==> flow/design.v (excerpt) <==
module synth_top(
    input clk,
    input rst,
    input btnL,
    input [15:0] sw,
    output [3:0] led,
	output pmod_1,	 
	output pmod_2,	 
	output pmod_4	 
    );
Size in the first run: ~7,800 cells after synthesis, roughly 290 flip-flops, roughly 26 I/O pins, roughly 53,000 um^2 of cells after synthesis.
clock: 69.3 ns
lec_check: 0
abc_area: 1
cap_margin: 0
core_margin: 2
core_utilization: 70
cts_cluster_diameter: 383
cts_cluster_size: 34
gpl_routability_driven: 1
place_density: 0.64
slew_margin: 20
run.sh (not shown) runs the stock make flow with config.mk's settings and CLKGATE_MAP_FILE=.
The starting point stopped in global routing (5_1_grt) with GRT-0116.
Rerun with:
ABC_AREA = unset   (was 1)
CAP_MARGIN = 20   (was 0)
CTS_CLUSTER_DIAMETER = unset   (was 383)
CTS_CLUSTER_SIZE = unset   (was 34)
GPL_ROUTABILITY_DRIVEN = unset   (was 1)
PLACE_DENSITY = unset   (was 0.64)
clock period = 95.5 ns   (was 69.3 ns; I/O delays follow)
After rerunning: The changed run finished with timing, DRC and antenna clean. Synthesized cell count went down by about a fifth. Die size went down by a few percent. Area after synthesis went down by a few percent.
Rerun with:
ABC_AREA = 1   (was unset)
CORE_UTILIZATION = 72   (was 70)
CTS_CLUSTER_SIZE = 100   (was unset)
PLACE_DENSITY = 0.4   (was unset)
clock period = 75.8 ns   (was 95.5 ns; I/O delays follow)
Effect:
- With this change the flow produced a layout that fails on setup timing
- wire length rose by 21%
- fmax rose by 13%
- final cell count rose by 24%
- setup slack got worse by 9500 ps

Starting RTL as in the previous note.
Settings: LEC_CHECK=0, CAP_MARGIN=40, CORE_ASPECT_RATIO=1.35, CORE_MARGIN=2, CORE_UTILIZATION=72, CTS_CLUSTER_DIAMETER=383, CTS_CLUSTER_SIZE=36, GPL_ROUTABILITY_DRIVEN=0, PLACE_DENSITY_LB_ADDON=0.0, SLEW_MARGIN=20; clock period 22.0 ns.
The starting point failed in clock tree synthesis.
==> next run, changes <==
- CAP_MARGIN: 40 -> 20
- CORE_ASPECT_RATIO: 1.35 -> not set
- CORE_UTILIZATION: 72 -> 65
- CTS_CLUSTER_DIAMETER: 383 -> not set
- CTS_CLUSTER_SIZE: 36 -> not set
- GPL_ROUTABILITY_DRIVEN: 0 -> not set
- PLACE_DENSITY_LB_ADDON: 0.0 -> not set
- clock period: 22.0 -> 81.4 ns (I/O delays scaled with it)
With this change the flow finished with negative setup slack left.
Area after synthesis does not change.
Die size rose by 11%.
Synthesized cell count does not change.
==> next run, changes <==
- ABC_AREA: not set -> 1
- CORE_UTILIZATION: 65 -> 70
- CTS_CLUSTER_DIAMETER: not set -> 380
- MAX_ROUTING_LAYER: not set -> met4
- clock period: 81.4 -> 70.0 ns (I/O delays scaled with it)
This time the run did not get past clock tree synthesis.
Die size went down by 3.0%.
Synthesized area grows by 4.4%.
Synthesized cell count climbs by 22%.

## run A
synth_top again, from the RTL that the note above started with.
Design synth_top, start of the top module:
module synth_top(
    input clk,
    input rst,
    input btnL,
    input [15:0] sw,
    output [3:0] led,
	output pmod_1,	 
	output pmod_2,	 
	output pmod_4	 
    );
Settings: LEC_CHECK=0, CAP_MARGIN=20, CORE_ASPECT_RATIO=0.89, CORE_MARGIN=10, CORE_UTILIZATION=36, SLEW_MARGIN=5; clock period 100.0 ns.
Run A | stages: all done | timing, DRC, antenna: all pass
--- input diff run A..run B ---
- ABC_AREA newly set to 1
- PLACE_DENSITY newly set to 0.62
- GPL_TIMING_DRIVEN newly set to 0
- SETUP_SLACK_MARGIN newly set to 3.78
- CTS_CLUSTER_SIZE newly set to 11
- TNS_END_PERCENT newly set to 50
- SLEW_MARGIN changed from 5 to 10
- CORE_UTILIZATION changed from 36 to 46
- GPL_ROUTABILITY_DRIVEN newly set to 0
- CORE_ASPECT_RATIO changed from 0.89 to 1.32
- MAX_ROUTING_LAYER newly set to met5
--- outcome ---
Across run A and run B, the outcome is the same: a clean finish for every run. Run B vs run A, share of the final layout cell area in multi-input gates went down by 4.2 points.
> inputs changed (run B -> run C)
- clearing ABC_AREA, which used to be 1
- swapping 0.62 for 0.37 in PLACE_DENSITY
- putting CELL_PAD_IN_SITES_GLOBAL_PLACEMENT at 0 where nothing was set
- swapping 50 for 15 in TNS_END_PERCENT
- swapping 3.78 for -2.0 in SETUP_SLACK_MARGIN
- clearing GPL_ROUTABILITY_DRIVEN, which used to be 0
- clearing MAX_ROUTING_LAYER, which used to be met5
- clearing CTS_CLUSTER_SIZE, which used to be 11
- putting CTS_CLUSTER_DIAMETER at 385 where nothing was set
- swapping 10 for 2 in CORE_MARGIN
- putting MIN_ROUTING_LAYER at met1 where nothing was set
- swapping 10 for 20 in SLEW_MARGIN
- swapping 1.32 for 0.78 in CORE_ASPECT_RATIO
- swapping 46 for 39 in CORE_UTILIZATION
Combinational family with the most area after synthesis: adder cells -> run C, simple AND/OR/NAND/NOR gates -> run B
Diff run C and run B: post-synthesis chip area from yosys lower in run C
Per the final summary, run C finished and its layout is clean on timing, DRC and antenna.
Compared with run B, overall die height in run C decreased by more than 10%.
Re share of the clock period used by the worst path after layout: run B was lower than run C.
> inputs changed (run C -> run D)
- CORE_ASPECT_RATIO changed from 0.78 to 0.89
- MAX_ROUTING_LAYER newly set to met4
- CELL_PAD_IN_SITES_GLOBAL_PLACEMENT removed (was 0)
- CTS_CLUSTER_DIAMETER removed (was 385)
- CORE_UTILIZATION changed from 39 to 36
- TNS_END_PERCENT removed (was 15)
- CORE_MARGIN changed from 2 to 10
- PLACE_DENSITY removed (was 0.37)
- SETUP_SLACK_MARGIN removed (was -2.0)
- GPL_TIMING_DRIVEN removed (was 0)
- MIN_ROUTING_LAYER removed (was met1)
Findings:
- Total number of vias of run C is on par with run D.
- Summary of the comparison: non-clock buffer contribution to total cell area is lower in run D, relative to run C.
- Looking at run D and run C, the number of nets in the finished design is a wash.
- Run D: PASS, flow complete, no timing, DRC or antenna violations
- Placeable core region was lower in the run labelled run C.
- Cell count in the Yosys report: run C vs run D — no meaningful difference
- [diff] minimum period implied by the final worst setup slack, run D relative to run C: improvement
- Between run C and run D, met1 routed wirelength after detailed routing decreased.
Changes in run E relative to run D:
- ABC_AREA: unset -> 1
- CORE_ASPECT_RATIO: 0.89 -> 0.78
- TNS_END_PERCENT: unset -> 15
- MAX_ROUTING_LAYER: met4 -> unset
- CORE_UTILIZATION: 36 -> 39
- SETUP_SLACK_MARGIN: unset -> -2.0
- CTS_CLUSTER_DIAMETER: unset -> 292
- CELL_PAD_IN_SITES_GLOBAL_PLACEMENT: unset -> 0
- GPL_TIMING_DRIVEN: unset -> 0
- MIN_ROUTING_LAYER: unset -> met1
- PLACE_DENSITY: unset -> 0.37
## What came out
The final layouts of run D and run E pass the timing, DRC and antenna checks.
Looking only at number of H-tree branching levels, and setting everything else aside, the higher value of run D and run E goes to run D.
Looking at cell with the largest stage delay on the worst path, the sky130_fd_sc_hd__dfxtp_4 result is from run E; the sky130_fd_sc_hd__or4b_2 one comes from run D.
Run E vs run D: cell area up
Total of fill cells in the finished design, run E vs run D: up slightly
Taking run D over run E, the number of distinct library cells after synthesis ratio works out to 1.5.
Sort run D and run E by share of the clock period used by the worst path after layout asc -> top: run E
For the TritonCTS buffer count, run E came in 6 lower than run D did.
For run F, these inputs were changed with respect to run E:
- swapping 39 for 40 in CORE_UTILIZATION
- clearing GPL_TIMING_DRIVEN, which used to be 0
- clearing CORE_ASPECT_RATIO, which used to be 0.78
- swapping 292 for 138 in CTS_CLUSTER_DIAMETER
- clearing PLACE_DENSITY, which used to be 0.37
- swapping 0 for 1 in CELL_PAD_IN_SITES_GLOBAL_PLACEMENT
- swapping met1 for met2 in MIN_ROUTING_LAYER
- clearing ABC_AREA, which used to be 1
- swapping 10 for 2 in CORE_MARGIN
- putting PLACE_DENSITY_LB_ADDON at 0.08 where nothing was set
- clearing TNS_END_PERCENT, which used to be 15
- clearing SETUP_SLACK_MARGIN, which used to be -2.0
## What came out
- In the metrics for run E and run F, the one carrying the lower slew at the pin with the worst max-slew slack is run E.
- Run F — final worst slack 1.13 ns lower, run E as reference
- Run F against run E: global-route wire length before repair held steady, instance count of the mapped netlist shrank by 18%.
- Run comparison: run E main kind of combinational logic by area simple AND/OR/NAND/NOR gates; run F main kind of combinational logic by area adder cells
- Area of all placed cells without fillers was lower in the run labelled run F.
- Lower register-to-register setup slack among run E and run F: run F
